File: flow/constraint.sdc
create_clock -name core_clock -period 20.0 [get_ports {clk}]
set_input_delay 4.0000 -clock core_clock [delete_from_list [all_inputs] [get_ports {clk}]]
set_output_delay 4.0000 -clock core_clock [all_outputs]
set_load 0.01 [all_outputs]
File: flow/run.sh
#!/bin/bash
# the make line also repeats each setting of config.mk as NAME=value (left out here)
make -C /OpenROAD-flow-scripts/flow DESIGN_CONFIG=/design/flow/config.mk WORK_HOME=/design/flow/orfs CLKGATE_MAP_FILE= finish
File: flow/design.v
module seven_seg(en,in,seg);
input [3:0] in;
input en;
output [7:0] seg;
reg [7:0] seg;
always@(en or in)
begin
 if (!en) seg=8'b11111111;
 else case(in)
 4'd0: seg=8'b11000000;
 4'd1: seg=8'b11111001;
 4'd2: seg=8'b10100100;
 4'd3: seg=8'b10110000;
 4'd4: seg=8'b10011001;
 4'd5: seg=8'b10010010;
 4'd6: seg=8'b10000010;
 4'd7: seg=8'b11011000;
 4'd8: seg=8'b10000000;
 4'd9: seg=8'b10010000;
 default: seg=8'b11111111;
 endcase
 end
 endmodule 
module seven_seg_dot (en,in,seg);
input [3:0] in;
input en;
output [7:0] seg;
reg [7:0] seg;
always@(en or in)
begin
 if (!en) seg=8'b11111111;
 else case(in)
 4'd0: seg=8'b01000000;
 4'd1: seg=8'b01111001;
 4'd2: seg=8'b00100100;
 4'd3: seg=8'b00110000;
 4'd4: seg=8'b00011001;
 4'd5: seg=8'b00010010;
 4'd6: seg=8'b00000010;
 4'd7: seg=8'b01011000;
 4'd8: seg=8'b00000000;
 4'd9: seg=8'b00010000;
 default: seg=8'b11111111;
 endcase
 end
 endmodule 
module bcd_8421 (clk, rst, data, unit, ten, hun, thou, ten_thou, hun_thou);
input clk, rst;
input [19:0] data;
output [3:0] unit, ten, hun, thou, ten_thou, hun_thou;
reg [5:0]  cnt_shift;
reg [43:0] data_shift;  
reg        shift_sig;
reg [3:0]  unit, ten, hun, thou, ten_thou, hun_thou;
always@(posedge clk or posedge rst)
if (rst)
cnt_shift <= 5'd0;
else if (cnt_shift == 5'd21 && shift_sig == 1'b0)
cnt_shift <= 5'd0;
else if (shift_sig == 1'b0)
cnt_shift <= cnt_shift +1'b1;
else 
cnt_shift <= cnt_shift;
always@(posedge clk or posedge rst)
if (rst)
data_shift <= 44'b0;
else if (cnt_shift == 5'd0 && shift_sig == 1'b0)
data_shift <= {24'd0, data};
else if ((cnt_shift <= 5'd20) && (shift_sig == 1'b1))
begin
data_shift[23:20] <= (data_shift[23:20] > 4'b0100)?(data_shift[23:20] + 4'b0011):(data_shift[23:20]);
data_shift[27:24] <= (data_shift[27:24] > 4'b0100)?(data_shift[27:24] + 4'b0011):(data_shift[27:24]);
data_shift[31:28] <= (data_shift[31:28] > 4'b0100)?(data_shift[31:28] + 4'b0011):(data_shift[31:28]);
data_shift[35:32] <= (data_shift[35:32] > 4'b0100)?(data_shift[35:32] + 4'b0011):(data_shift[35:32]);
data_shift[39:36] <= (data_shift[39:36] > 4'b0100)?(data_shift[39:36] + 4'b0011):(data_shift[39:36]);
data_shift[43:40] <= (data_shift[43:40] > 4'b0100)?(data_shift[43:40] + 4'b0011):(data_shift[43:40]);
end
else if ((cnt_shift <= 5'd20) && (shift_sig == 1'b0))
data_shift <= data_shift << 1;
else 
data_shift <= data_shift;
always@(posedge clk or posedge rst)
if(rst == 1'b1)
shift_sig <= 1'b1;
else 
shift_sig <= ~shift_sig;
always@(posedge clk or posedge rst)
if(rst)
begin
unit <= 4'd0;
ten  <= 4'd0;
hun  <= 4'd0;
thou <= 4'd0;
ten_thou <= 4'd0;
hun_thou <= 4'd0;
end
else if (cnt_shift == 5'd21)
begin
 unit  <= data_shift[23:20];
 ten   <= data_shift[27:24];
 hun   <= data_shift[31:28];
 thou  <= data_shift[35:32];
 ten_thou <= data_shift[39:36];
 hun_thou <= data_shift[43:40];
 end
 endmodule
module adc_3008(clk, rst, cs, mosi, sck, miso, start, seg0, seg1, seg2, seg3, seg4, seg5); 
input clk, rst;
input miso;
input start;
output reg cs;
output reg mosi, sck;
output [7:0] seg0, seg1, seg2, seg3, seg4, seg5;
reg [2:0] state;     
reg [7:0] cnt_clk;   
reg [4:0] cnt_sck;   
reg [3:0] cnt_bit;   
reg [2:0] cnt_byte; 
reg rd_sig;          
reg [10:0] data_reg; 
reg [9:0] data_out;  
reg send_data_sig;   
reg [31:0] cnt;      
reg start_sig;       
wire [3:0] unit;
wire [3:0] ten; 
wire [3:0] hun; 
wire [3:0] thou; 
wire [3:0] ten_thou;
wire [3:0] hun_thou;
wire [19:0] data_bcd;
wire [19:0] data_bcd_vol;
assign data_bcd = {10'b0, data_out};
assign data_bcd_vol = (data_bcd*20'd479)/20'd1023;
parameter [2:0] INTIAL = 3'd0,
                WAIT_START = 3'd1,
                WRITE = 3'd2,
		READ = 3'd3,
		WAIT_END = 3'd4,
		END = 3'd5;
parameter WR_IN = 11'b000001_10010;
parameter cnt_clk_max = 8'd219;
parameter cnt_max = 32'd1_999;
always@(posedge clk or posedge rst)
if (rst)
cnt <= 32'd0;
else if (cnt == cnt_max)
cnt <= 32'd0;
else if (start == 1'b1)
cnt <= cnt + 1'b1;
always@(posedge clk or posedge rst)
if (rst)
start_sig <= 1'b0;
else if (start == 1'b1 && cnt == cnt_max)  
start_sig <= 1'b1;
else 
start_sig <= 1'b0;
always@(posedge clk or posedge rst)
if (rst)
state <= INTIAL;
else 
case(state)
INTIAL: if (start_sig == 1'b1)
        state <= WAIT_START;
		  else 
		  state <= INTIAL;
WAIT_START: if (cnt_byte == 3'd0 && cnt_clk == cnt_clk_max)
            state <= WRITE;
            else 
            state <= WAIT_START;			
WRITE: if (cnt_byte == 3'd1 && cnt_clk == cnt_clk_max)
       state <= READ;
	   else 
	   state <= WRITE;
READ: if (cnt_byte == 3'd2 && cnt_clk == cnt_clk_max)
      state <= WAIT_END;
      else 
      state <= READ;	  
WAIT_END: if (cnt_byte == 3'd3 && cnt_clk == cnt_clk_max)
          state <= END;
		    else 
		    state <= WAIT_END;
END: if (cnt_byte == 3'd4 && cnt_clk == cnt_clk_max)
     state <= INTIAL;
     else 
     state <= END;
default: state <= INTIAL;
endcase
always@(posedge clk or posedge rst)
if (rst)
cnt_clk <= 8'd0;
else if (state == INTIAL)
cnt_clk <= 8'd0;
else if (cnt_clk == cnt_clk_max) 
cnt_clk <= 8'd0;
else if (state != INTIAL)
cnt_clk <= cnt_clk + 1'b1;
always@(posedge clk or posedge rst)
if (rst)
cnt_byte <= 3'd0;
else if (cnt_byte == 3'd4 && cnt_clk == cnt_clk_max)
cnt_byte <= 3'd0;
else if (cnt_clk == cnt_clk_max)
cnt_byte <= cnt_byte + 1'b1;
always@(posedge clk or posedge rst)
if (rst)
cnt_sck <= 5'd0;
else if (state == WRITE && cnt_byte == 3'd1 && cnt_sck == 5'd19)
cnt_sck <= 5'd0;
else if (state ==READ && cnt_byte == 3'd2 && cnt_sck == 5'd19)
cnt_sck <= 5'd0;
else if (state == WRITE && cnt_byte == 3'd1)
cnt_sck <= cnt_sck + 1'b1;
else if (state ==READ && cnt_byte == 3'd2)
cnt_sck <= cnt_sck + 1'b1;
else 
cnt_sck <= 1'b0;
always@(posedge clk or posedge rst)
if (rst)
sck <= 1'b0;
else if (cnt_sck == 5'd0 && cnt_byte == 3'd3)
sck <= 1'b0;
else if (cnt_sck == 5'd0 && cnt_byte == 3'd1 && cnt_bit >= 4'd5)
sck <= 1'b0;
else if (cnt_sck == 5'd10 && cnt_byte == 3'd1 && cnt_bit >= 4'd5)
sck <= 1'b1;
else if (cnt_sck == 5'd0 && cnt_byte == 3'd2)
sck <= 1'b0;
else if (cnt_sck == 5'd10 && cnt_byte == 3'd2)
sck <= 1'b1;
else 
sck <= sck;
always@(posedge clk or posedge rst)
if (rst)
cnt_bit <= 4'd0;
else if (cnt_bit == 4'd10 && cnt_sck == 5'd10)
cnt_bit <= 4'd0;
else if (cnt_sck == 5'd10)
cnt_bit <= cnt_bit + 1'b1;
always@(posedge clk or posedge rst)
if (rst)
cs <= 1'b1;
else if (start_sig == 1'b1)
cs <= 1'b0;
else if (cnt_byte == 3'd3 && cnt_clk == cnt_clk_max && state == WAIT_END)
cs <= 1'b1;
always@(posedge clk or posedge rst)
if (rst)
mosi <= 1'b0;
else if (state == WRITE && cnt_byte == 4'd1 && cnt_sck == 5'd0)
mosi <= WR_IN[10-cnt_bit];
else if (state != WRITE)
mosi <= 1'b0;
always@(posedge clk or posedge rst)
if (rst)
rd_sig <= 1'b0;
else if (state == READ && cnt_byte == 4'd2 && cnt_sck == 5'd9)
rd_sig <= 1'b1;
else 
rd_sig <= 1'b0;
always@(posedge clk or posedge rst)
if (rst)
data_reg <= 11'd0;
else if (rd_sig == 1'b1)
data_reg <= {data_reg[9:0], miso};
always@(posedge clk or posedge rst)
if (rst)
send_data_sig <= 1'b0;
else if (cnt_byte == 4'd2 && cnt_clk == cnt_clk_max)
send_data_sig <= 1'b1;
else 
send_data_sig <= 1'b0;
always@(posedge clk or posedge rst)
if (rst)
data_out <= 10'd0;
else if (send_data_sig == 1'b1)
data_out <= data_reg[9:0];
else 
data_out <= data_out;
bcd_8421 bcd_8421_inst(
.clk(clk), 
.rst(rst), 
.data(data_bcd_vol), 
.unit(unit), 
.ten(ten), 
.hun(hun), 
.thou(thou), 
.ten_thou(ten_thou), 
.hun_thou(hun_thou)
);
seven_seg s0(
.en(1'b1),
.in(unit), 
.seg(seg0));
seven_seg s1(
.en(1'b1),
.in(ten), 
.seg(seg1));
seven_seg_dot s2(
.en(1'b1),
.in(hun), 
.seg(seg2));
seven_seg s3(
.en(1'b1),
.in(thou), 
.seg(seg3));
seven_seg s4(
.en(1'b1),
.in(ten_thou), 
.seg(seg4));
seven_seg s5(
.en(1'b1),
.in(hun_thou), 
.seg(seg5));
endmodule
File: flow/config.mk
export PLATFORM = sky130hd
export DESIGN_NAME = adc_3008
export DESIGN_NICKNAME = adc_3008
export VERILOG_FILES = /design/flow/design.v
export SDC_FILE = /design/flow/constraint.sdc
export NUM_CORES = 4
export LEC_CHECK = 0
export CAP_MARGIN = 20
export CORE_MARGIN = 2
export CORE_UTILIZATION = 55
export CTS_CLUSTER_DIAMETER = 286
export CTS_CLUSTER_SIZE = 93
export HOLD_SLACK_MARGIN = 0.06
export PLACE_DENSITY = 0.36
export SLEW_MARGIN = 20
export TNS_END_PERCENT = 15
==> reports/notes.md, run 1 <==
• 2 — buffers from clock root to sink, at most
• 81.21 MHz — fmax
• 0 — DRC Markers
• 21.33% — area fraction in compound gates after synthesis
• 3.365% — area fraction in mux cells
• 8.491% — Area growth, synth to finish
• 25.81% — net switching fraction of the power
• flip-flop — startpoint class of the critical path
• 154 x sky130_fd_sc_hd__dfrtp_1, 142 x sky130_fd_sc_hd__nand2_1, 138 x sky130_fd_sc_hd__nor2_1, 131 x sky130_fd_sc_hd__inv_1, 112 x sky130_fd_sc_hd__o21ai_0 — top post-synthesis cells by count
• 100.0% — share of async-settable or async-resettable flops after synthesis
• 29.72% — remaining max-slew budget at the tightest pin
• flip-flop to flip-flop — type of the worst min-delay path
• 1.053 ns — transition time of the tightest slew-check pin
• finished clean — run status
• 156 — Registers, synthesis
• 5 — count of buffer and inverter cells on the critical path
• 0 — antenna violations before repair
• met2 — most heavily used metal layer in global routing
• 0 — number of gates given a new drive strength after cts
• 47.6% — clock share of power
• bcd_8421_inst.data_shift[0]$_DFFE_PP0P_ — reg2reg end
• 1615 — number of standard cells reported by yosys
• 11730 — number of vias in the routed layout
• sky130_fd_sc_hd__dfrtp_1 — most frequent cell after synthesis
• 162.4 um — Die H
• 7.69 ns — slack of the worst reg-to-reg path
• 49 — IO Port Bufs
• 4.176% — met3 routing resource usage after global routing
• 0 ns — Setup TNS
• false — setup repair after global routing missed its margin
• cs$_DFFE_PP1P_ — endpoint of the worst hold-timing path
• 0.07 ns — clock transition at the registers of the reported paths
• 0.0224 mW — total combinational power
• registers — Largest Pwr Group
• 3.3% — combinational share of power
• 0.00006721 V — worst supply voltage drop on vdd
• 1615 — post-synthesis cell count
• 0.9416 — global placer's final weighted congestion
• 0.321 mW — power dissipated in the clock network
• 2196 — total of fill cells in the finished design
• 106 — synth unique cells
• 20.70% — Simple-Gate Area Share
• 0.61 ns — Worst path max stage delay
• sky130_fd_sc_hd__dfrtp_1 — Main synth FF type
• AND-OR/OR-AND gates — delay-heaviest family, CP
• 24460 um^2 — Core Area
• 0.331 mW — power consumed by sequential cells
• 53520 um — global-route wire length before repair
• sky130_fd_sc_hd__dfrtp_1 28%, sky130_fd_sc_hd__ha_1 9.3%, sky130_fd_sc_hd__fa_1 5.7% — main area contributors
• 0 — count of library flops with an enable pin
• data_out[0]$_DFFE_PP0P_ — Worst R2R Start
• 28.32% — share of synthesized area occupied by flip-flops and latches
• 31390 um — Post-Route WL
• 751 — initial drt markers
• 0 — total congestion overflow after global routing
• 5 — DRT Pass-1 Iters
• 61.57% — post-route clock period utilization
• 45.04 nW/um^2 — power density relative to cell area
• 0 — number of hold buffers added after CTS
• 12.31 ns — Final Critical Period
• 1764 — net count reported at finish
• 4 — Syn. warnings
• 13 — maximum fanout along the worst path
• 7.919 ns — placement-stage worst setup slack
• 162.4 um — overall die width
• 13790 um^2 — Syn Std Cell Area
• 27.94% — area share, top type
• 0.1739 mW — total net switching power
• sky130_fd_sc_hd__clkbuf_16 — buffer cell driving the clock tree root
• 57 — placement row count
• 0.5000 mW — Internal Dissipation
• 0 — count of inserted antenna diode cells
• 11120 — number of global-route vias before repair
• 61.17% — Final Core Density
• 0 — final number of max-transition violations
• 4 — H-tree levels
• 0 — count of final hold-check violations
• 0.44 ns — Latency at later pin
• flip-flop — sort of element at the end of the critical path
• 41 — critical path depth in cells
• 4.835% — post-synthesis share of cell area spent on xor and xnor gates
• sky130_fd_sc_hd__dfrtp_1 — cell type with the highest aggregate area in the netlist
• 20.32 ns — required time worst endpoint
• flip-flop to flip-flop — Setup CP Type
• 5.998 — drt via density
• AND-OR/OR-AND gates — Top non-seq family
• 15.15% — Adder Share, Synth
• 0.4116 ns — Hold WS
• 97 — pin count of the biggest net entering global routing
• 12.64 ns — WP data arrival
• 56.39% — Initial Util
• 23720 um — DP Wirelength
• 17 — number of buffers inserted during clock tree synthesis
• 156 — number of clock sinks
• 34.42% — met1 Track Usage GR
• 1 — number of instances on the worst hold path
• 16.06 um — average wire length per cell after detail routing
• 7.687 ns — crit path setup slack, layout
• 0 — antenna violation net count after detailed routing
• 39.50% — grt met2 use
• sky130_fd_sc_hd__inv_1 — most used cell along the critical path
• start_sig$_DFF_PP0_ — hold path startpoint
• 24.54% — gr usage total
• 6.653 nW — Leakage Power
• 0 — # Post-CTS Setup Buffers
• bcd_8421_inst.data_shift[0]$_DFFE_PP0P_ — end point of the critical path
• 0.6739 mW — power after layout
• 26360 um^2 — Total Die Area
• yes — clock tree from TritonCTS
• 69 — Log Warnings
• 0.01798 ns — post-route clock skew
• data_out[0]$_DFFE_PP0P_ — worst setup path start
• 41 — number of cells traversed by the worst register-to-register path
• sky130_fd_sc_hd__fa_1 — slowest cell on the critical path
• 13790 um^2 — Yosys chip area
• 49.0% — part of the power in registers
• 8.541 um^2 — mean post-synth cell area
• 0 — number of setup violations in the final report
• 0 — Max-Cap Viols
• 55 — total I/O pin count
## routing by layer
| layer | share of wire (%) | vias to the layer above |
|---|---|---|
| li1 | - | 5796 |
| met1 | 49 | 5593 |
| met2 | 45 | 290 |
| met3 | 4.5 | 47 |
| met4 | 1.6 | 0 |
| met5 | 0 | - |
## metrics by stage
stage               std cells  instance area, um^2
finish                   1955                14960
global route             1955                14960
CTS                      1955                14960
detailed placement       1923                14370
global placement         1923                14370
floorplan                1619                13810
## layout make-up
type	count	area, um^2	area share, %
clock buffer	18	439.2	2.935
sequential	156	3906	26.10
multi-input combinational	1258	9041	60.42
inverter	131	496.7	3.319
clock inverter	14	147.6	0.9866
timing repair buffer	54	528.0	3.528
tap	324	405.4	2.709
==> inputs of run 2 (changes only) <==
- ABC_AREA: not set -> 1
- CORE_UTILIZATION: 55 -> 71
- CTS_CLUSTER_DIAMETER: 286 -> not set
- CTS_CLUSTER_SIZE: 93 -> 97
- HOLD_SLACK_MARGIN: 0.06 -> not set
- PLACE_DENSITY: 0.36 -> 0.41
- SETUP_SLACK_MARGIN: not set -> 2.64
- TNS_END_PERCENT: 15 -> 5
- clock period: 20.0 -> 16.7 ns (I/O delays scaled with it)
==> reports/notes.md, run 2 <==
• finished clean — run status
• cs$_DFFE_PP1P_ — endpoint of the worst hold-timing path
• 18830 um^2 — Core Area
• 48.79% — remaining max-slew budget at the tightest pin
• 15050 um^2 — fin area
• 14460 um^2 — placed standard-cell area
• 7 — count of buffer and inverter cells on the critical path
• 24.21% — net switching fraction of the power
• flip-flop — startpoint class of the critical path
• 0 — DRC Markers
• 28.07% — area share, top type
• 48.0% — clock share of power
• 0 — number of setup violations in the final report
• 13.99 um — average wire length per cell after detail routing
• 12630 — number of vias in the routed layout
• 20 — maximum fanout along the worst path
• 6.14 ns — slack of the worst reg-to-reg path
• 454 x sky130_fd_sc_hd__nand2_1, 331 x sky130_fd_sc_hd__inv_1, 160 x sky130_fd_sc_hd__nor2_1, 154 x sky130_fd_sc_hd__dfrtp_1, 151 x sky130_fd_sc_hd__o21ai_0 — top post-synthesis cells by count
• 143.0 um — Die H
• 0 — Max-Cap Viols
• 8371 um^2 — area occupied by multi-input gates
• simple AND/OR/NAND/NOR gates — delay-heaviest family, CP
• 0% — area fraction in mux cells
• 50 — placement row count
• data_out[2]$_DFFE_PP0P_ — worst setup path start
• 7.079 um^2 — mean post-synth cell area
• 143.0 um — overall die width
• sky130_fd_sc_hd__clkbuf_16 — buffer cell driving the clock tree root
• bcd_8421_inst.data_shift[0]$_DFFE_PP0P_ — reg2reg end
• 0.396 mW — power dissipated in the clock network
• 65 — critical path depth in cells
• 4 — H-tree levels
• 0.7674 ns — transition time of the tightest slew-check pin
• 10.56 ns — Final Critical Period
• sky130_fd_sc_hd__dfrtp_1 — Main synth FF type
• 921 — initial drt markers
• 17 — number of buffers inserted during clock tree synthesis
• 100.0% — share of async-settable or async-resettable flops after synthesis
• 116 — pin count of the biggest net entering global routing
• 1623 um — sum of met3 wire segment lengths after detailed routing
• sky130_fd_sc_hd__dfrtp_1 — cell type with the highest aggregate area in the netlist
• 1 — number of instances on the worst hold path
• 0 — count of inserted antenna diode cells
• start_sig$_DFF_PP0_ — hold path startpoint
• 1338 — total of fill cells in the finished design
• flip-flop to flip-flop — Setup CP Type
• false — setup repair after global routing missed its margin
• 23270 um — DP Wirelength
• 11.90% — area fraction in compound gates after synthesis
• 9.652% — Area growth, synth to finish
• 54250 um — global-route wire length before repair
• 0.07 ns — clock transition at the registers of the reported paths
• 2 — buffers from clock root to sink, at most
• 0.6258 mW — Internal Dissipation
• 15.08% — Adder Share, Synth
• 30.65% — Simple-Gate Area Share
• 0.9905 — global placer's final weighted congestion
• 13730 um^2 — Syn Std Cell Area
• 32.41% — gr usage total
• 1939 — post-synthesis cell count
• 3906 um^2 — Flop area
• 28.46% — share of synthesized area occupied by flip-flops and latches
• 5.590 — drt via density
• 0 — number of hold buffers added after CTS
• 156 — number of clock sinks
• 20460 um^2 — Total Die Area
• 31600 um — Post-Route WL
• 0.44 ns — Latency at later pin
• 63.24% — post-route clock period utilization
• 0.0334 mW — total combinational power
• 11990 — number of global-route vias before repair
• 0 — count of final hold-check violations
• sky130_fd_sc_hd__nand2_1 — most used cell along the critical path
• 0 — antenna violations before repair
• 0 ns — Setup TNS
• 13730 um^2 — Yosys chip area
• 0.54 ns — Worst path max stage delay
• 15190 um — total met2 wirelength after detailed routing
• 94.68 MHz — fmax
• 0 — antenna violation net count after detailed routing
• 1939 — number of standard cells reported by yosys
• 156 — Registers, synthesis
• 0 — total congestion overflow after global routing
• 0.01045 ns — post-route clock skew
• data_out[2]$_DFFE_PP0P_ — Worst R2R Start
• met4 — top routing layer used
• 0.396 mW — power consumed by sequential cells
• 48.0% — part of the power in registers
• 54.86 nW/um^2 — power density relative to cell area
• 49 — IO Port Bufs
• 14070 um — routed metal-1 wire length
• bcd_8421_inst.data_shift[0]$_DFFE_PP0P_ — end point of the critical path
• 4.0% — combinational share of power
• 0 — # Post-CTS Setup Buffers
• flip-flop to flip-flop — type of the worst min-delay path
• 0 — count of library flops with an enable pin
• 2133 — net count reported at finish
• 7 — DRT Pass-1 Iters
• flip-flop — sort of element at the end of the critical path
• 71 — Log Warnings
• registers — Largest Pwr Group
• 57 — synth unique cells
• 0.0001343 V — worst supply voltage drop on vdd
• 4 — Syn. warnings
• 55 — total I/O pin count
• simple AND/OR/NAND/NOR gates — Top non-seq family
• sky130_fd_sc_hd__nand2_1 — most frequent cell after synthesis
• 0.1999 mW — total net switching power
• 7.662 nW — Leakage Power
• 0 — number of gates given a new drive strength after cts
• sky130_fd_sc_hd__dfrtp_1 28%, sky130_fd_sc_hd__nand2_1 12%, sky130_fd_sc_hd__ha_1 9.4% — main area contributors
• yes — clock tree from TritonCTS
• 3.190% — post-synthesis share of cell area spent on xor and xnor gates
• 65 — number of cells traversed by the worst register-to-register path
• 17.02 ns — required time worst endpoint
• 72.90% — Initial Util
• 10.88 ns — WP data arrival
• sky130_fd_sc_hd__fa_1 — slowest cell on the critical path
• 0 — final number of max-transition violations
run 2: through the flow:
stage          setup WS, ns  instances  power, mW  utilization [%]  hold slack (ns)
2_1_floorplan         7.923       1943     0.4285                -           0.3652
3_3_place_gp          6.445       2228     0.4349            76.76           0.3727
3_5_place_dp          6.244       2228     0.4362            76.76           0.3747
4_1_cts               6.198       2259     0.8272            79.92           0.3843
5_1_grt               4.907       2259     0.8509            79.93           0.4206
6_report              6.138       2259     0.8258            79.93           0.3830
run 2: per-layer routing:
layer,up-vias,global-route usage [%]
li1,6302,-
met2,417,55.83
met5,-,0
met4,0,10.21
met1,5835,42.23
met3,74,4.829
run 2: layout make-up:
cell class | count | area share (%)
clock buffers | 18 | 2.918
clock inverters | 13 | 1.031
inverters | 349 | 8.770
multi-input cells | 1408 | 55.61
flip-flops and latches | 156 | 25.95
well taps | 260 | 2.161
repair buffers | 55 | 3.558
==> inputs of run 3 (changes only) <==
- CORE_UTILIZATION: 71 -> 72
- CTS_CLUSTER_DIAMETER: not set -> 351
- CTS_CLUSTER_SIZE: 97 -> 19
- PLACE_DENSITY: 0.41 -> not set
- PLACE_DENSITY_LB_ADDON: not set -> 0.28
- SETUP_SLACK_MARGIN: 2.64 -> 1.55
- TNS_END_PERCENT: 5 -> not set
- clock period: 16.7 -> 11.5 ns (I/O delays scaled with it)
==> reports/notes.md, run 3 <==
• 47.5% — clock share of power
• 10.63 ns — WP data arrival
• 71.25 nW/um^2 — power density relative to cell area
• 12180 — number of global-route vias before repair
• flip-flop to flip-flop — Setup CP Type
• 0% — area fraction in mux cells
• 10.31 ns — Final Critical Period
• 0.576 mW — power consumed by sequential cells
• sky130_fd_sc_hd__dfrtp_1 — Main synth FF type
• 20190 um^2 — Total Die Area
• 30.65% — Simple-Gate Area Share
• 1876 — initial drt markers
• 0.0482 mW — total combinational power
• 0 — DRC Markers
• 48.4% — part of the power in registers
• 54580 um — global-route wire length before repair
• 0 — count of final hold-check violations
• 0.0001343 V — worst supply voltage drop on vdd
• 3.190% — post-synthesis share of cell area spent on xor and xnor gates
• 16690 um^2 — fin area
• 4 — Syn. warnings
• 0.07 ns — clock transition at the registers of the reported paths
• sky130_fd_sc_hd__dfrtp_1 28%, sky130_fd_sc_hd__nand2_1 12%, sky130_fd_sc_hd__ha_1 9.4% — main area contributors
• 0.3014 mW — total net switching power
• 42940 um — Post-Route WL
• 10 — DRT Pass-1 Iters
• 17 — number of buffers inserted during clock tree synthesis
• 0.009926 ns — post-route clock skew
• 13 — count of buffer and inverter cells on the critical path
• sky130_fd_sc_hd__nand2_2 — most used cell along the critical path
• 1939 — number of standard cells reported by yosys
• 0 — final number of max-transition violations
• flip-flop to flip-flop — type of the worst min-delay path
• 89.62% — post-route clock period utilization
• data_out[5]$_DFFE_PP0P_ — Worst R2R Start
• 1939 — post-synthesis cell count
• 454 x sky130_fd_sc_hd__nand2_1, 331 x sky130_fd_sc_hd__inv_1, 160 x sky130_fd_sc_hd__nor2_1, 154 x sky130_fd_sc_hd__dfrtp_1, 151 x sky130_fd_sc_hd__o21ai_0 — top post-synthesis cells by count
• 0.565 mW — power dissipated in the clock network
• 34.56% — remaining max-slew budget at the tightest pin
• 15.08% — Adder Share, Synth
• 1.194 ns — crit path setup slack, layout
• 68 — critical path depth in cells
• sky130_fd_sc_hd__nand2_1 — most frequent cell after synthesis
• 18.58 um — average wire length per cell after detail routing
• 25.35% — net switching fraction of the power
• 18710 um^2 — Core Area
• 4.1% — combinational share of power
• 142.1 um — overall die width
• 156 — Registers, synthesis
• 11.90% — area fraction in compound gates after synthesis
• 0.57 ns — Worst path max stage delay
• 859 — total of fill cells in the finished design
• 0.43 ns — Latency at later pin
• 57 — synth unique cells
• simple AND/OR/NAND/NOR gates — delay-heaviest family, CP
• true — setup repair after global routing missed its margin
• 0 — antenna violation net count after detailed routing
• registers — Largest Pwr Group
• 0 ns — Setup TNS
• 13730 um^2 — Yosys chip area
• 4 — H-tree levels
• 73.38% — Initial Util
• 7.079 um^2 — mean post-synth cell area
• 55 — total I/O pin count
• 0.8875 mW — Internal Dissipation
• 13730 um^2 — Syn Std Cell Area
• 1.19 ns — slack of the worst reg-to-reg path
• data_out[5]$_DFFE_PP0P_ — worst setup path start
• simple AND/OR/NAND/NOR gates — Top non-seq family
• 32.67% — gr usage total
• 1 — antenna violations before repair
• 0.9817 ns — transition time of the tightest slew-check pin
• 0 — Max-Cap Viols
• 100.0% — share of async-settable or async-resettable flops after synthesis
• flip-flop — startpoint class of the critical path
• 14840 — number of vias in the routed layout
• 23460 um — DP Wirelength
• yes — clock tree from TritonCTS
• cs$_DFFE_PP1P_ — endpoint of the worst hold-timing path
• flip-flop — sort of element at the end of the critical path
• 2 — buffers from clock root to sink, at most
• 89.20% — Final Core Density
• 14420 um^2 — placed standard-cell area
• 0 — total congestion overflow after global routing
• 1.016 — global placer's final weighted congestion
• bcd_8421_inst.data_shift[0]$_DFFE_PP0P_ — end point of the critical path
• 68 — Log Warnings
• 6 — maximum fanout along the worst path
• 156 — number of clock sinks
• 0 — number of hold buffers added after CTS
• 142.1 um — Die H
• 49 — IO Port Bufs
• 1 — number of instances on the worst hold path
• bcd_8421_inst.data_shift[0]$_DFFE_PP0P_ — reg2reg end
• 2209 — net count reported at finish
• 28.07% — area share, top type
• start_sig$_DFF_PP0_ — hold path startpoint
• sky130_fd_sc_hd__dfrtp_1 — cell type with the highest aggregate area in the netlist
• 11.83 ns — required time worst endpoint
• 0 — number of setup violations in the final report
• 28.46% — share of synthesized area occupied by flip-flops and latches
• sky130_fd_sc_hd__clkbuf_16 — buffer cell driving the clock tree root
• 0 — count of library flops with an enable pin
• 82 — pin count of the biggest net entering global routing
• 97.03 MHz — fmax
• finished clean — run status
• 1.189 mW — power after layout
• 21.56% — Area growth, synth to finish
• 6.421 — drt via density
• 50 — placement row count
• 68 — number of cells traversed by the worst register-to-register path
• sky130_fd_sc_hd__fa_1 — slowest cell on the critical path
• 8.261 nW — Leakage Power
• 1.050 ns — placement-stage worst setup slack
==> run 3: layer usage <==
metal	share of wire, %	routed length, um	track usage [%]
met1	36	15260	41.25
met2	48	20450	58.23
met3	8.9	3823	4.307
met4	7.9	3406	10.63
met5	0	0	0
==> run 3: layout make-up <==
class / instances / area (um^2) / area share, %
multi-input cells: 1414 / 9468 / 56.74
flip-flops and latches: 156 / 3913 / 23.45
inverters: 349 / 1331 / 7.978
repair buffers: 125 / 1101 / 6.599
clock buffers: 18 / 439.2 / 2.632
well taps: 234 / 292.8 / 1.755
clock inverters: 14 / 138.9 / 0.8323
diodes: 1 / 2.502 / 0.01500
==> run 3: through the flow <==
step           hold WS, ns  instances
2_1_floorplan       0.3652       1943
3_3_place_gp        0.3740       2202
3_5_place_dp        0.3785       2202
4_1_cts             0.3878       2241
5_1_grt             0.4118       2310
6_report            0.3872       2311
==> run 3: repair_timing <==
item                                   4_1_cts  5_1_grt
cloned                                       2        4
pin swaps                                    5      127
endpoints found under the hold margin        0        0
buffers inserted                             5       65
setup endpoints to repair                    2        2
resized                                     15      272
==> inputs of run 4 (changes only) <==
- CTS_CLUSTER_DIAMETER: 351 -> 230
- CTS_CLUSTER_SIZE: 19 -> 22
- PLACE_DENSITY: not set -> 0.8
- PLACE_DENSITY_LB_ADDON: 0.28 -> not set
- SETUP_SLACK_MARGIN: 1.55 -> not set
- SLEW_MARGIN: 20 -> 5
- clock period: 11.5 -> 7.0 ns (I/O delays scaled with it)
==> reports/notes.md, run 4 <==
• 1939 — post-synthesis cell count
• 57 — synth unique cells
• 28.07% — area share, top type
• simple AND/OR/NAND/NOR gates — Top non-seq family
• global routing (5_1_grt) — stage where the flow stopped
• 18710 um^2 — Core Area
• sky130_fd_sc_hd__dfrtp_1 — cell type with the highest aggregate area in the netlist
• 4 — H-tree levels
• 454 x sky130_fd_sc_hd__nand2_1, 331 x sky130_fd_sc_hd__inv_1, 160 x sky130_fd_sc_hd__nor2_1, 154 x sky130_fd_sc_hd__dfrtp_1, 151 x sky130_fd_sc_hd__o21ai_0 — top post-synthesis cells by count
• 55 — total I/O pin count
• 50 — placement row count
• 156 — Registers, synthesis
• 73.38% — Initial Util
• 1939 — number of standard cells reported by yosys
• sky130_fd_sc_hd__dfrtp_1 — Main synth FF type
• 13730 um^2 — Syn Std Cell Area
• stopped before the end — run status
• 17 — number of buffers inserted during clock tree synthesis
• 100.0% — share of async-settable or async-resettable flops after synthesis
• 28.46% — share of synthesized area occupied by flip-flops and latches
• 49 — IO Port Bufs
• 93.55% — gr usage total
• sky130_fd_sc_hd__nand2_1 — most frequent cell after synthesis
• 28860 um — DP Wirelength
• [ERROR GRT-0232] Routing congestion too high. Check the congestion heatmap in the GUI. — first error
• 30.65% — Simple-Gate Area Share
• 3.190% — post-synthesis share of cell area spent on xor and xnor gates
• 1193 — total congestion overflow after global routing
• 11.90% — area fraction in compound gates after synthesis
• 156 — number of clock sinks
• 0.9779 — global placer's final weighted congestion
• 15.08% — Adder Share, Synth
• 0 — count of library flops with an enable pin
• 142.1 um — overall die width
• 2 — buffers from clock root to sink, at most
• 20190 um^2 — Total Die Area
• sky130_fd_sc_hd__clkbuf_16 — buffer cell driving the clock tree root
• 4 — Syn. warnings
• 0 — number of hold buffers added after CTS
• 0% — area fraction in mux cells
• 13730 um^2 — Yosys chip area
• 7.079 um^2 — mean post-synth cell area
• sky130_fd_sc_hd__dfrtp_1 28%, sky130_fd_sc_hd__nand2_1 12%, sky130_fd_sc_hd__ha_1 9.4% — main area contributors
• -2.500 ns — placement-stage worst setup slack
• 142.1 um — Die H
run 4: metal layers:
layer  track usage, %  GRT overflow
met1            86.10             6
met2            121.2           895
met3            69.48            11
met4            106.9           280
met5            21.30             1
run 4: per-stage QoR:
stage               hold slack [ns]  total power, mW  instance area, um^2  instances  util (%)
CTS                          0.4149            2.002                17330       2468     92.64
detailed placement           0.3892            1.044                16360       2415     87.44
global placement             0.3726            1.037                16360       2415     87.44
floorplan                    0.3652            1.022                14050       1943         -
run 4: repair_timing:
item                                    4_1_cts
pin swaps                                    19
endpoints found under the setup margin        6
gates cloned                                  2
setup buffers                                19
resized                                      51
==> inputs of run 5 (changes only) <==
- ABC_AREA: 1 -> not set
- CORE_UTILIZATION: 72 -> 61
- CTS_CLUSTER_DIAMETER: 230 -> 358
- CTS_CLUSTER_SIZE: 22 -> 15
- PLACE_DENSITY: 0.8 -> not set
- SETUP_SLACK_MARGIN: not set -> -0.95
- SLEW_MARGIN: 5 -> 20
- clock period: 7.0 -> 9.4 ns (I/O delays scaled with it)
==> reports/notes.md, run 5 <==
• complete, but fails checks — run status
• setup timing — Layout Check Fail Reasons
• 1 — number of instances on the worst hold path
• 2 — number of setup violations in the final report
• yes — clock tree from TritonCTS
• 9.71 ns — required time worst endpoint
• 154 x sky130_fd_sc_hd__dfrtp_1, 142 x sky130_fd_sc_hd__nand2_1, 138 x sky130_fd_sc_hd__nor2_1, 131 x sky130_fd_sc_hd__inv_1, 112 x sky130_fd_sc_hd__o21ai_0 — top post-synthesis cells by count
• 0 — number of hold buffers added after CTS
• 156 — number of clock sinks
• flip-flop to flip-flop — Setup CP Type
• 9 — maximum fanout along the worst path
• 23830 um^2 — Total Die Area
• 26700 um — DP Wirelength
• 72 — Log Warnings
• sky130_fd_sc_hd__dfrtp_1 — cell type with the highest aggregate area in the netlist
• 114.2% — post-route clock period utilization
• met2 — most heavily used metal layer in global routing
• -1.343 ns — placement-stage worst setup slack
• 22430 um^2 — Core Area
• data_out[5]$_DFFE_PP0P_ — Worst R2R Start
• AND-OR/OR-AND gates — Top non-seq family
• 84 — pin count of the biggest net entering global routing
• 48.2% — clock share of power
• 31.20% — gr usage total
• 48.6% — part of the power in registers
• 5 — DRT Pass-1 Iters
• 0.0470 mW — total combinational power
• bcd_8421_inst.data_shift[0]$_DFFE_PP0P_ — reg2reg end
• flip-flop — startpoint class of the critical path
• registers — Largest Pwr Group
• 100.0% — share of async-settable or async-resettable flops after synthesis
• 29.83% — Area growth, synth to finish
• 0.4045 ns — Hold WS
• sky130_fd_sc_hd__dfrtp_1 — most frequent cell after synthesis
• 0 — total congestion overflow after global routing
• 0.3635 mW — total net switching power
• 20.70% — Simple-Gate Area Share
• AND-OR/OR-AND gates — delay-heaviest family, CP
• 11.04 ns — WP data arrival
• 17 — number of buffers inserted during clock tree synthesis
• 1615 — number of standard cells reported by yosys
• 0 — count of inserted antenna diode cells
• flip-flop to flip-flop — type of the worst min-delay path
• 0.704 mW — power consumed by sequential cells
• sky130_fd_sc_hd__clkbuf_16 — buffer cell driving the clock tree root
• 0.697 mW — power dissipated in the clock network
• 25.11% — net switching fraction of the power
• 27.94% — area share, top type
• 79.83% — Final Core Density
• bcd_8421_inst.data_shift[0]$_DFFE_PP0P_ — end point of the critical path
• 55 — placement row count
• 53.60% — grt met2 use
• sky130_fd_sc_hd__fa_1 — slowest cell on the critical path
• 3.365% — area fraction in mux cells
• 2236 — non-filler cells, final
• 13790 um^2 — Yosys chip area
• 1517 — total of fill cells in the finished design
• 2084 — net count reported at finish
• 4 — Syn. warnings
• 8.541 um^2 — mean post-synth cell area
• sky130_fd_sc_hd__fa_1 — most used cell along the critical path
• flip-flop — sort of element at the end of the critical path
• 93.18 MHz — fmax
• 0.56 ns — Worst path max stage delay
• 0 — count of library flops with an enable pin
• 10.73 ns — Final Critical Period
• 0 — antenna violation net count after detailed routing
• 2164 — number of cells after detailed placement
• -1.33 ns — slack of the worst reg-to-reg path
• 0.44 ns — Latency at later pin
• data_out[5]$_DFFE_PP0P_ — worst setup path start
• -2.323 ns — Setup TNS
• 4.835% — post-synthesis share of cell area spent on xor and xnor gates
• -1.332 ns — crit path setup slack, layout
• 1615 — post-synthesis cell count
• 0 — final number of max-transition violations
• 0.0001421 V — worst supply voltage drop on vdd
• 61.48% — Initial Util
• 15.15% — Adder Share, Synth
• true — setup repair after global routing missed its margin
• 4 — H-tree levels
• 36660 um — Post-Route WL
• 5.919 — drt via density
• 0.07 ns — clock transition at the registers of the reported paths
• 0 — DRC Markers
• 154.4 um — Die H
• sky130_fd_sc_hd__dfrtp_1 — Main synth FF type
• 156 — Registers, synthesis
• 55 — total I/O pin count
• 106 — synth unique cells
• 17910 um^2 — fin area
• 16.39 um — average wire length per cell after detail routing
• 61800 um — global-route wire length before repair
• 13790 um^2 — Syn Std Cell Area
• 30.85% — remaining max-slew budget at the tightest pin
• 6 — count of buffer and inverter cells on the critical path
• 13240 — number of vias in the routed layout
• 0 — count of final hold-check violations
• start_sig$_DFF_PP0_ — hold path startpoint
• 154.4 um — overall die width
• 3.110% — met3 routing resource usage after global routing
• 8.307 nW — Leakage Power
• 1037 — initial drt markers
• 42.77% — met1 Track Usage GR
• 1.037 ns — transition time of the tightest slew-check pin
• 16560 um^2 — placed standard-cell area
• cs$_DFFE_PP1P_ — endpoint of the worst hold-timing path
• 3.2% — combinational share of power
• 12840 — number of global-route vias before repair
• 41 — number of cells traversed by the worst register-to-register path
• 1.084 mW — Internal Dissipation
• 0 — antenna violations before repair
• 1.448 mW — power after layout
• 21.33% — area fraction in compound gates after synthesis
• 80.84 nW/um^2 — power density relative to cell area
• 49 — IO Port Bufs
• 0 — Max-Cap Viols
• 41 — critical path depth in cells
• 0.9523 — global placer's final weighted congestion
• sky130_fd_sc_hd__dfrtp_1 28%, sky130_fd_sc_hd__ha_1 9.3%, sky130_fd_sc_hd__fa_1 5.7% — main area contributors
• 0.01270 ns — post-route clock skew
• 2 — buffers from clock root to sink, at most
• 28.32% — share of synthesized area occupied by flip-flops and latches
## run 5: layer usage
metal,share of wire [%],vias up
met5,0,-
met4,1.7,0
met3,3.7,66
met2,49,331
met1,45,6421
li1,-,6417
## run 5: final cells by class
type                    count  area, um^2  share of cell area, %
repair buffers            373        2943                  16.43
inverters                 131       496.7                  2.774
clock buffers              18       429.2                  2.396
flip-flops and latches    156        3911                  21.84
well taps                 285       356.6                  1.991
multi-input cells        1259        9603                  53.62
clock inverters            14       168.9                 0.9432
## run 5: repair_timing
action	4_1_cts	5_1_grt
cloned	1	0
gates resized	44	48
pin swaps	31	51
endpoints found under the setup margin	2	2
buffers inserted	17	29
==> inputs of run 6 (changes only) <==
- ABC_AREA: not set -> 1
- CORE_UTILIZATION: 61 -> 72
- CTS_CLUSTER_DIAMETER: 358 -> not set
- CTS_CLUSTER_SIZE: 15 -> not set
- PLACE_DENSITY: not set -> 0.37
- SETUP_SLACK_MARGIN: -0.95 -> 1.18
- clock period: 9.4 -> 12.6 ns (I/O delays scaled with it)
==> reports/notes.md, run 6 <==
• sky130_fd_sc_hd__clkbuf_16 — buffer cell driving the clock tree root
• false — setup repair after global routing missed its margin
• 55 — total I/O pin count
• 2.15 ns — slack of the worst reg-to-reg path
• 4 — Syn. warnings
• 0 — count of final hold-check violations
• 156 — Registers, synthesis
• 20 — maximum fanout along the worst path
• 4 — H-tree levels
• 1292 — total of fill cells in the finished design
• 69 — Log Warnings
• 15.08% — Adder Share, Synth
• 454 x sky130_fd_sc_hd__nand2_1, 331 x sky130_fd_sc_hd__inv_1, 160 x sky130_fd_sc_hd__nor2_1, 154 x sky130_fd_sc_hd__dfrtp_1, 151 x sky130_fd_sc_hd__o21ai_0 — top post-synthesis cells by count
• 49 — IO Port Bufs
• simple AND/OR/NAND/NOR gates — delay-heaviest family, CP
• 22.98% — net switching fraction of the power
• 48.6% — clock share of power
• 13730 um^2 — Syn Std Cell Area
• 95.73 MHz — fmax
• data_out[5]$_DFFE_PP0P_ — Worst R2R Start
• 0.4025 ns — Hold WS
• 1019 — initial drt markers
• 142.1 um — overall die width
• 0.2556 mW — total net switching power
• 61 — number of cells traversed by the worst register-to-register path
• 17 — number of buffers inserted during clock tree synthesis
• 11.90% — area fraction in compound gates after synthesis
• 82.90% — post-route clock period utilization
• 85 — pin count of the biggest net entering global routing
• 50 — placement row count
• 0 — count of inserted antenna diode cells
• 80.47% — Final Core Density
• flip-flop — sort of element at the end of the critical path
• 0 — # Post-CTS Setup Buffers
• 0 — number of gates given a new drive strength after cts
• 0.007049 ns — post-route clock skew
• 0 — DRC Markers
• 7 — count of buffer and inverter cells on the critical path
• bcd_8421_inst.data_shift[0]$_DFFE_PP0P_ — reg2reg end
• 5.651 — drt via density
• 2 — buffers from clock root to sink, at most
• 2.154 ns — crit path setup slack, layout
• flip-flop to flip-flop — Setup CP Type
• 2202 — number of cells after detailed placement
• 20190 um^2 — Total Die Area
• sky130_fd_sc_hd__dfrtp_1 — cell type with the highest aggregate area in the netlist
• sky130_fd_sc_hd__nand2_1 — most used cell along the critical path
• 39.46% — remaining max-slew budget at the tightest pin
• 100.0% — share of async-settable or async-resettable flops after synthesis
• 1 — number of instances on the worst hold path
• 73.90 nW/um^2 — power density relative to cell area
• 14420 um^2 — placed standard-cell area
• 61 — critical path depth in cells
• 32.37% — gr usage total
• start_sig$_DFF_PP0_ — hold path startpoint
• cs$_DFFE_PP1P_ — endpoint of the worst hold-timing path
• 2234 — non-filler cells, final
• 0 ns — Setup TNS
• 0.541 mW — power dissipated in the clock network
• clock — Largest Pwr Group
• sky130_fd_sc_hd__dfrtp_1 — Main synth FF type
• 5 — DRT Pass-1 Iters
• 10.45 ns — Final Critical Period
• 156 — number of clock sinks
• sky130_fd_sc_hd__fa_1 — slowest cell on the critical path
• data_out[5]$_DFFE_PP0P_ — worst setup path start
• 28.46% — share of synthesized area occupied by flip-flops and latches
• 0.9082 ns — transition time of the tightest slew-check pin
• 7.659 nW — Leakage Power
• 31460 um — Post-Route WL
• 0.0447 mW — total combinational power
• 0.8568 mW — Internal Dissipation
• simple AND/OR/NAND/NOR gates — Top non-seq family
• 0 — antenna violation net count after detailed routing
• flip-flop — startpoint class of the critical path
• 2.151 ns — placement-stage worst setup slack
• 4.0% — combinational share of power
• bcd_8421_inst.data_shift[0]$_DFFE_PP0P_ — end point of the critical path
• 12160 — number of global-route vias before repair
• 0.55 ns — Worst path max stage delay
• 0 — number of setup violations in the final report
• sky130_fd_sc_hd__nand2_1 — most frequent cell after synthesis
• 1.113 mW — power after layout
• 1939 — post-synthesis cell count
• 0.527 mW — power consumed by sequential cells
• 13730 um^2 — Yosys chip area
• 0 — count of library flops with an enable pin
• 0 — number of hold buffers added after CTS
• yes — clock tree from TritonCTS
• 0 — final number of max-transition violations
• 23310 um — DP Wirelength
• 73.38% — Initial Util
• 0 — antenna violations before repair
• 0 — Max-Cap Viols
• 14.08 um — average wire length per cell after detail routing
• sky130_fd_sc_hd__dfrtp_1 28%, sky130_fd_sc_hd__nand2_1 12%, sky130_fd_sc_hd__ha_1 9.4% — main area contributors
• finished clean — run status
• 142.1 um — Die H
• 12630 — number of vias in the routed layout
• 57 — synth unique cells
• flip-flop to flip-flop — type of the worst min-delay path
• 53980 um — global-route wire length before repair
• 9.662% — Area growth, synth to finish
• 47.4% — part of the power in registers
• 0.0001277 V — worst supply voltage drop on vdd
• 0.06 ns — clock transition at the registers of the reported paths
• 15050 um^2 — fin area
• 30.65% — Simple-Gate Area Share
• 0.9587 — global placer's final weighted congestion
• 12.97 ns — required time worst endpoint
• 0% — area fraction in mux cells
• 7.079 um^2 — mean post-synth cell area
• 10.81 ns — WP data arrival
• 0.44 ns — Latency at later pin
• 18710 um^2 — Core Area
• 1939 — number of standard cells reported by yosys
• 0 — total congestion overflow after global routing
• 28.07% — area share, top type
• 3.190% — post-synthesis share of cell area spent on xor and xnor gates
• 2133 — net count reported at finish
[run 6: metal layers]
metal | up-vias | track usage (%) | part of all wire [%]
met2 | 368 | 56.73 | 49
met5 | - | 0 | 0
met3 | 89 | 4.475 | 4.8
li1 | 6294 | - | -
met1 | 5874 | 41.33 | 43
met4 | 0 | 11.16 | 2.6
[run 6: layout make-up]
| class | instances | area (um^2) | share of cell area [%] |
|---|---|---|---|
| tap | 234 | 292.8 | 1.945 |
| multi-input combinational | 1408 | 8378 | 55.66 |
| clock buffer | 20 | 466.7 | 3.100 |
| sequential | 156 | 3906 | 25.95 |
| clock inverter | 12 | 158.9 | 1.056 |
| timing repair buffer | 55 | 533.0 | 3.541 |
| inverter | 349 | 1318 | 8.752 |
==> inputs of run 7 (changes only) <==
- CELL_PAD_IN_SITES_GLOBAL_PLACEMENT: not set -> 0
- CORE_ASPECT_RATIO: not set -> 0.65
- CORE_UTILIZATION: 72 -> 35
- CTS_CLUSTER_SIZE: not set -> 16
- HOLD_SLACK_MARGIN: not set -> 0.07
- MAX_ROUTING_LAYER: not set -> met5
- PLACE_DENSITY: 0.37 -> not set
- PLACE_DENSITY_LB_ADDON: not set -> 0.21
- SETUP_SLACK_MARGIN: 1.18 -> -1.04
- clock period: 12.6 -> 21.1 ns (I/O delays scaled with it)
==> reports/notes.md, run 7 <==
• 156 — Registers, synthesis
• 0 — antenna violations before repair
• 28.46% — share of synthesized area occupied by flip-flops and latches
• sky130_fd_sc_hd__nand2_1 — most used cell along the critical path
• cs$_DFFE_PP1P_ — endpoint of the worst hold-timing path
• 5 — DRT Pass-1 Iters
• 13730 um^2 — Syn Std Cell Area
• flip-flop — sort of element at the end of the critical path
• 4.794 — drt via density
• 30760 um — Post-Route WL
• 10.97 ns — WP data arrival
• 10800 — number of global-route vias before repair
• 0.311 mW — power dissipated in the clock network
• 0 — count of library flops with an enable pin
• 4 — H-tree levels
• simple AND/OR/NAND/NOR gates — delay-heaviest family, CP
• flip-flop to flip-flop — type of the worst min-delay path
• sky130_fd_sc_hd__dfrtp_1 — cell type with the highest aggregate area in the netlist
• 66 — critical path depth in cells
• 67 — Log Warnings
• simple AND/OR/NAND/NOR gates — Top non-seq family
• 3.190% — post-synthesis share of cell area spent on xor and xnor gates
• 0 — antenna violation net count after detailed routing
• 100.0% — share of async-settable or async-resettable flops after synthesis
• 0 — total congestion overflow after global routing
• 47.7% — clock share of power
• 0 — final number of max-transition violations
• 12.25 um — average wire length per cell after detail routing
• 58 — placement row count
• 10.50 ns — crit path setup slack, layout
• 10.62 ns — placement-stage worst setup slack
• 23.54% — net switching fraction of the power
• 0.01024 ns — post-route clock skew
• 0.6728 ns — transition time of the tightest slew-check pin
• 0 — # Post-CTS Setup Buffers
• 12040 — number of vias in the routed layout
• 8371 um^2 — area occupied by multi-input gates
• bcd_8421_inst.data_shift[0]$_DFFE_PP0P_ — end point of the critical path
• 4 — Syn. warnings
• 1 — number of instances on the worst hold path
• 0.0260 mW — total combinational power
• 0 — number of gates given a new drive strength after cts
• 0 — DRC Markers
• 0.43 ns — Latency at later pin
• 42.36 nW/um^2 — power density relative to cell area
• 249.6 um — overall die width
• 11.90% — area fraction in compound gates after synthesis
• 28.07% — area share, top type
• 454 x sky130_fd_sc_hd__nand2_1, 331 x sky130_fd_sc_hd__inv_1, 160 x sky130_fd_sc_hd__nor2_1, 154 x sky130_fd_sc_hd__dfrtp_1, 151 x sky130_fd_sc_hd__o21ai_0 — top post-synthesis cells by count
• 50.24% — post-route clock period utilization
• sky130_fd_sc_hd__fa_1 — slowest cell on the critical path
• 4.0% — combinational share of power
• bcd_8421_inst.data_shift[0]$_DFFE_PP0P_ — reg2reg end
• 3906 um^2 — Flop area
• 0 — count of final hold-check violations
• 55.15% — remaining max-slew budget at the tightest pin
• 0 — number of setup violations in the final report
• registers — Largest Pwr Group
• start_sig$_DFF_PP0_ — hold path startpoint
• sky130_fd_sc_hd__dfrtp_1 — Main synth FF type
• yes — clock tree from TritonCTS
• false — setup repair after global routing missed its margin
• 20 — maximum fanout along the worst path
• 0 ns — Setup TNS
• 0.3847 ns — Hold WS
• 10.50 ns — slack of the worst reg-to-reg path
• 0.4978 mW — Internal Dissipation
• 7.659 nW — Leakage Power
• 0.07 ns — clock transition at the registers of the reported paths
• 38680 um^2 — Core Area
• 76 — pin count of the biggest net entering global routing
• 55 — total I/O pin count
• 53070 um — global-route wire length before repair
• 0 — count of inserted antenna diode cells
• 156 — number of clock sinks
• 163.7 um — Die H
• 1939 — post-synthesis cell count
• 0% — area fraction in mux cells
• 40860 um^2 — Total Die Area
• 66 — number of cells traversed by the worst register-to-register path
• 49 — IO Port Bufs
• 1939 — number of standard cells reported by yosys
• 7.079 um^2 — mean post-synth cell area
• 750 — initial drt markers
• 0.8644 — global placer's final weighted congestion
• 57 — synth unique cells
• 15.08% — Adder Share, Synth
• 15.44% — gr usage total
• flip-flop — startpoint class of the critical path
• 17 — number of buffers inserted during clock tree synthesis
• 0.00005271 V — worst supply voltage drop on vdd
• 5 — count of buffer and inverter cells on the critical path
• 48.3% — part of the power in registers
• 0 — number of hold buffers added after CTS
• 3939 — total of fill cells in the finished design
• 24420 um — DP Wirelength
• 11.98% — Area growth, synth to finish
• 2 — buffers from clock root to sink, at most
• 21.47 ns — required time worst endpoint
• 13730 um^2 — Yosys chip area
• data_out[2]$_DFFE_PP0P_ — worst setup path start
• finished clean — run status
• flip-flop to flip-flop — Setup CP Type
• 30.65% — Simple-Gate Area Share
• sky130_fd_sc_hd__nand2_1 — most frequent cell after synthesis
• 0 — Max-Cap Viols
• data_out[2]$_DFFE_PP0P_ — Worst R2R Start
• 35.49% — Initial Util
• 10.60 ns — Final Critical Period
• 2134 — net count reported at finish
• 0.314 mW — power consumed by sequential cells
• sky130_fd_sc_hd__clkbuf_16 — buffer cell driving the clock tree root
• 0.1532 mW — total net switching power
• 94.34 MHz — fmax
• sky130_fd_sc_hd__dfrtp_1 28%, sky130_fd_sc_hd__nand2_1 12%, sky130_fd_sc_hd__ha_1 9.4% — main area contributors
• 0.55 ns — Worst path max stage delay
run 7: layout make-up:
class,count,area share (%)
clock buffers,21,2.996
clock inverters,11,0.8791
inverters,349,8.571
multi-input cells,1408,54.46
flip-flops and latches,156,25.41
well taps,510,4.151
repair buffers,56,3.533
run 7: through the flow:
stage	instances	instance area [um^2]	power, mW	utilization (%)
after floorplan	1943	13740	0.3392	-
after global placement	2479	14780	0.3458	38.20
after detailed placement	2479	14780	0.3464	38.20
after CTS	2511	15370	0.6602	39.74
after global routing	2511	15370	0.6802	39.74
final	2511	15370	0.6510	39.74
run 7: metal layers:
metal,global-route usage (%),part of all wire (%),up-vias
met5,0,0,-
met4,3.067,0.72,0
met3,2.534,3.3,16
met2,20.50,37,204
met1,25.31,59,5509
li1,-,-,6308
==> inputs of run 8 (changes only) <==
- ABC_AREA: 1 -> not set
- CELL_PAD_IN_SITES_GLOBAL_PLACEMENT: 0 -> not set
- CORE_ASPECT_RATIO: 0.65 -> 1.92
- CORE_MARGIN: 2 -> 8
- CORE_UTILIZATION: 35 -> 40
- CTS_CLUSTER_DIAMETER: not set -> 133
- CTS_CLUSTER_SIZE: 16 -> not set
- GPL_ROUTABILITY_DRIVEN: not set -> 1
- HOLD_SLACK_MARGIN: 0.07 -> not set
- MIN_ROUTING_LAYER: not set -> met2
- PLACE_DENSITY_LB_ADDON: 0.21 -> 0.08
- SETUP_SLACK_MARGIN: -1.04 -> 1.69
- SLEW_MARGIN: 20 -> 25
- clock period: 21.1 -> 15.6 ns (I/O delays scaled with it)
==> reports/notes.md, run 8 <==
• 0.01408 ns — post-route clock skew
• 0 — total congestion overflow after global routing
• 47.4% — part of the power in registers
• 6.687 nW — Leakage Power
• 0 — count of inserted antenna diode cells
• 1615 — post-synthesis cell count
• 55 — total I/O pin count
• 0 — number of setup violations in the final report
• 3259 — initial drt markers
• 0 ns — Setup TNS
• 49 — IO Port Bufs
• data_out[3]$_DFFE_PP0P_ — Worst R2R Start
• 76.81 MHz — fmax
• 41000 um^2 — Total Die Area
• 4 — H-tree levels
• 0.07 ns — clock transition at the registers of the reported paths
• 1.047 — global placer's final weighted congestion
• 2 — buffers from clock root to sink, at most
• 94 — placement row count
• met4 — top routing layer used
• 13790 um^2 — Syn Std Cell Area
• 0.424 mW — power consumed by sequential cells
• 26.38% — remaining max-slew budget at the tightest pin
• 102 — pin count of the biggest net entering global routing
• 15.15% — Adder Share, Synth
• 0 — count of library flops with an enable pin
• 27.94% — area share, top type
• 1768 — net count reported at finish
• 3.2% — combinational share of power
• clock — Largest Pwr Group
• 156 — number of clock sinks
• sky130_fd_sc_hd__inv_1 — most used cell along the critical path
• finished clean — run status
• bcd_8421_inst.data_shift[0]$_DFFE_PP0P_ — end point of the critical path
• 0 — number of gates given a new drive strength after cts
• sky130_fd_sc_hd__dfrtp_1 — cell type with the highest aggregate area in the netlist
• 0 — # Post-CTS Setup Buffers
• 41 — critical path depth in cells
• 156 — Registers, synthesis
• bcd_8421_inst.data_shift[0]$_DFFE_PP0P_ — reg2reg end
• 0.00008353 V — worst supply voltage drop on vdd
• flip-flop — startpoint class of the critical path
• 0.6801 mW — Internal Dissipation
• 12180 um — sum of met3 wire segment lengths after detailed routing
• 106 — synth unique cells
• sky130_fd_sc_hd__o311ai_0 — slowest cell on the critical path
• start_sig$_DFF_PP0_ — hold path startpoint
• 20.05 um — average wire length per cell after detail routing
• 8.077 — drt via density
• 40.44% — Initial Util
• 4.835% — post-synthesis share of cell area spent on xor and xnor gates
• 65810 um — global-route wire length before repair
• 0.442 mW — power dissipated in the clock network
• 31110 um — DP Wirelength
• 2.58 ns — slack of the worst reg-to-reg path
• 0 — number of hold buffers added after CTS
• 44.46% — Final Core Density
• 0.2152 mW — total net switching power
• 4 — Syn. warnings
• 25130 um — total met2 wirelength after detailed routing
• 9.951% — Area growth, synth to finish
• 273.3 um — Die H
• 59.03 nW/um^2 — power density relative to cell area
• 1.104 ns — transition time of the tightest slew-check pin
• data_out[3]$_DFFE_PP0P_ — worst setup path start
• 15.95 ns — required time worst endpoint
• sky130_fd_sc_hd__clkbuf_16 — buffer cell driving the clock tree root
• yes — clock tree from TritonCTS
• flip-flop to flip-flop — Setup CP Type
• 3.028 ns — placement-stage worst setup slack
• 0.44 ns — Latency at later pin
• flip-flop — sort of element at the end of the critical path
• 0 — count of final hold-check violations
• 13.37 ns — WP data arrival
• 49.4% — clock share of power
• 13.02 ns — Final Critical Period
• 34110 um^2 — Core Area
• 8.541 um^2 — mean post-synth cell area
• 0 — antenna violations before repair
• 2.581 ns — crit path setup slack, layout
• 16700 — number of vias in the routed layout
• 0.8952 mW — power after layout
• 0 — DRC Markers
• sky130_fd_sc_hd__dfrtp_1 — most frequent cell after synthesis
• AND-OR/OR-AND gates — delay-heaviest family, CP
• 154 x sky130_fd_sc_hd__dfrtp_1, 142 x sky130_fd_sc_hd__nand2_1, 138 x sky130_fd_sc_hd__nor2_1, 131 x sky130_fd_sc_hd__inv_1, 112 x sky130_fd_sc_hd__o21ai_0 — top post-synthesis cells by count
• 0 — antenna violation net count after detailed routing
• 20.70% — Simple-Gate Area Share
• 0.0289 mW — total combinational power
• 11 — maximum fanout along the worst path
• 100.0% — share of async-settable or async-resettable flops after synthesis
• 30.87% — gr usage total
• 7 — DRT Pass-1 Iters
• AND-OR/OR-AND gates — Top non-seq family
• 13790 um^2 — Yosys chip area
• 0.90 ns — Worst path max stage delay
• 41 — number of cells traversed by the worst register-to-register path
• 17 — number of buffers inserted during clock tree synthesis
• 0 — Max-Cap Viols
• sky130_fd_sc_hd__dfrtp_1 — Main synth FF type
• 41440 um — Post-Route WL
• 0 um — routed metal-1 wire length
• 0 — final number of max-transition violations
• flip-flop to flip-flop — type of the worst min-delay path
• sky130_fd_sc_hd__dfrtp_1 28%, sky130_fd_sc_hd__ha_1 9.3%, sky130_fd_sc_hd__fa_1 5.7% — main area contributors
• 1615 — number of standard cells reported by yosys
• cs$_DFFE_PP1P_ — endpoint of the worst hold-timing path
• 17480 — number of global-route vias before repair
• 83.46% — post-route clock period utilization
• false — setup repair after global routing missed its margin
• 24.03% — net switching fraction of the power
• 150.0 um — overall die width
• 3.365% — area fraction in mux cells
• 28.32% — share of synthesized area occupied by flip-flops and latches
• 1 — number of instances on the worst hold path
• 69 — Log Warnings
• 5 — count of buffer and inverter cells on the critical path
• 21.33% — area fraction in compound gates after synthesis
==> run 8: layout make-up <==
| type | instances | area (um^2) |
|---|---|---|
| clock inverter | 14 | 183.9 |
| sequential | 156 | 3906 |
| multi-input combinational | 1258 | 9049 |
| timing repair buffer | 58 | 558.0 |
| tap | 432 | 540.5 |
| fill | 3445 | 18940 |
| clock buffer | 18 | 429.2 |
| inverter | 131 | 499.2 |
==> run 8: routing by layer <==
metal	GRT usage (%)	vias up
met5	0.2497	-
met4	8.142	0
met3	29.90	489
met2	44.73	4438
met1	-	6032
li1	-	5737
==> run 8: metrics by stage <==
step           hold slack (ns)  area (um^2)  cells
4_1_cts                 0.3814        15160   2067
3_5_place_dp            0.3708        14550   2035
2_1_floorplan           0.3612        13810   1619
6_report                0.3766        15170   2067
5_1_grt                 0.3999        15170   2067
3_3_place_gp            0.3727        14540   2035
==> inputs of run 9 (changes only) <==
- CTS_CLUSTER_DIAMETER: 133 -> not set
- GPL_ROUTABILITY_DRIVEN: 1 -> 0
- HOLD_SLACK_MARGIN: not set -> -0.04
- MAX_ROUTING_LAYER: met5 -> not set
- SETUP_SLACK_MARGIN: 1.69 -> 5.0
- SLEW_MARGIN: 25 -> 20
- clock period: 15.6 -> 20.0 ns (I/O delays scaled with it)
==> reports/notes.md, run 9 <==
• complete, but fails checks — run status
• DRC — Layout Check Fail Reasons
• 0.341 mW — power dissipated in the clock network
• 8.541 um^2 — mean post-synth cell area
• start_sig$_DFF_PP0_ — hold path startpoint
• flip-flop — sort of element at the end of the critical path
• 0.331 mW — power consumed by sequential cells
• 1769 — net count reported at finish
• clock — Largest Pwr Group
• sky130_fd_sc_hd__nor3_1 — slowest cell on the critical path
• 1 — number of instances on the worst hold path
• 0.009329 ns — post-route clock skew
• 0 ns — Setup TNS
• 7.07 ns — slack of the worst reg-to-reg path
• 3.3% — combinational share of power
• cs$_DFFE_PP1P_ — endpoint of the worst hold-timing path
• bcd_8421_inst.data_shift[0]$_DFFE_PP0P_ — end point of the critical path
• 77.31 MHz — fmax
• 0 — number of setup violations in the final report
• 0.6948 mW — power after layout
• 13790 um^2 — Syn Std Cell Area
• 21.33% — area fraction in compound gates after synthesis
• 4.835% — post-synthesis share of cell area spent on xor and xnor gates
• 15160 um^2 — fin area
• met5 — top routing layer used
• 3155 — initial drt markers
• 4 — H-tree levels
• 67 — Log Warnings
• 0.1709 mW — total net switching power
• 273.3 um — Die H
• 24.59% — net switching fraction of the power
• 3.365% — area fraction in mux cells
• 0 — total congestion overflow after global routing
• 100.0% — share of async-settable or async-resettable flops after synthesis
• 0 — Max-Cap Viols
• 27.94% — area share, top type
• 16690 — number of vias in the routed layout
• 11660 um — sum of met3 wire segment lengths after detailed routing
• 0 — number of hold buffers added after CTS
• 34110 um^2 — Core Area
• 0.07 ns — clock transition at the registers of the reported paths
• 15.15% — Adder Share, Synth
• 2 — DRC Markers
• 8.073 — drt via density
• 12.93 ns — Final Critical Period
• data_out[2]$_DFFE_PP0P_ — Worst R2R Start
• bcd_8421_inst.data_shift[0]$_DFFE_PP0P_ — reg2reg end
• 63920 um — global-route wire length before repair
• flip-flop to flip-flop — Setup CP Type
• 47.6% — part of the power in registers
• 0 — number of gates given a new drive strength after cts
• flip-flop to flip-flop — type of the worst min-delay path
• 49.1% — clock share of power
• 106 — synth unique cells
• yes — clock tree from TritonCTS
• 9.915% — Area growth, synth to finish
• flip-flop — startpoint class of the critical path
• sky130_fd_sc_hd__inv_1 — most used cell along the critical path
• 40 — number of cells traversed by the worst register-to-register path
• sky130_fd_sc_hd__clkbuf_16 — buffer cell driving the clock tree root
• sky130_fd_sc_hd__dfrtp_1 — most frequent cell after synthesis
• 0 um — routed metal-1 wire length
• 40.44% — Initial Util
• 0 — antenna violations before repair
• 0.84 ns — Worst path max stage delay
• AND-OR/OR-AND gates — delay-heaviest family, CP
• 49 — IO Port Bufs
• 59 — pin count of the biggest net entering global routing
• 150.0 um — overall die width
• 23450 um — total met2 wirelength after detailed routing
• 29.39% — remaining max-slew budget at the tightest pin
• AND-OR/OR-AND gates — Top non-seq family
• 11 — maximum fanout along the worst path
• 55 — total I/O pin count
• 64.67% — post-route clock period utilization
• 94 — placement row count
• 3424 — total of fill cells in the finished design
• 0 — count of library flops with an enable pin
• 14550 um^2 — placed standard-cell area
• 0 — final number of max-transition violations
• 0 — antenna violation net count after detailed routing
• 40 — critical path depth in cells
• 4 — Syn. warnings
• 20.70% — Simple-Gate Area Share
• 5 — count of buffer and inverter cells on the critical path
• 29670 um — DP Wirelength
• 29.53% — gr usage total
• 17 — number of buffers inserted during clock tree synthesis
• 41000 um^2 — Total Die Area
• 19.21 um — average wire length per cell after detail routing
• 0.0229 mW — total combinational power
• 17750 — number of global-route vias before repair
• 156 — number of clock sinks
• 45.83 nW/um^2 — power density relative to cell area
• 28.32% — share of synthesized area occupied by flip-flops and latches
• 39720 um — Post-Route WL
• 0.43 ns — Latency at later pin
• 0 — # Post-CTS Setup Buffers
• 53 — DRT Pass-1 Iters
• sky130_fd_sc_hd__dfrtp_1 — Main synth FF type
• 0 — count of final hold-check violations
• 2 — buffers from clock root to sink, at most
• sky130_fd_sc_hd__dfrtp_1 — cell type with the highest aggregate area in the netlist
• 0.5239 mW — Internal Dissipation
• 6.694 nW — Leakage Power
• 13790 um^2 — Yosys chip area
• 1615 — number of standard cells reported by yosys
• 156 — Registers, synthesis
• 20.35 ns — required time worst endpoint
• sky130_fd_sc_hd__dfrtp_1 28%, sky130_fd_sc_hd__ha_1 9.3%, sky130_fd_sc_hd__fa_1 5.7% — main area contributors
• 13.28 ns — WP data arrival
• 1615 — post-synthesis cell count
• false — setup repair after global routing missed its margin
• 154 x sky130_fd_sc_hd__dfrtp_1, 142 x sky130_fd_sc_hd__nand2_1, 138 x sky130_fd_sc_hd__nor2_1, 131 x sky130_fd_sc_hd__inv_1, 112 x sky130_fd_sc_hd__o21ai_0 — top post-synthesis cells by count
• 0.00005540 V — worst supply voltage drop on vdd
• 1.059 ns — transition time of the tightest slew-check pin
• data_out[2]$_DFFE_PP0P_ — worst setup path start
• 0 — count of inserted antenna diode cells
==> run 9: cell type report <==
class | instances | area (um^2) | area share, %
Multi-Input combinational cell | 1258 | 9036 | 59.60
Sequential cell | 156 | 3906 | 25.77
Timing Repair Buffer | 59 | 565.5 | 3.730
Tap cell | 432 | 540.5 | 3.565
Inverter | 131 | 496.7 | 3.276
Clock buffer | 18 | 439.2 | 2.897
Clock inverter | 14 | 176.4 | 1.164
==> run 9: metrics by stage <==
step	utilization (%)	worst slack, ns	hold WS, ns	instances
after floorplan	-	9.192	0.3612	1619
final	44.45	7.065	0.3854	2068
after detailed placement	42.64	7.713	0.3787	2036
after CTS	44.45	7.660	0.3917	2068
after global routing	44.45	6.406	0.4045	2068
after global placement	42.64	7.748	0.3802	2036
==> run 9: metal layers <==
metal / vias up / GRT usage [%]
li1: 5739 / -
met1: 6023 / -
met2: 4377 / 41.76
met3: 553 / 29.22
met4: 2 / 8.670
met5: - / 2.247
Power figures rest on the tool's default switching activity, not on a simulated workload.
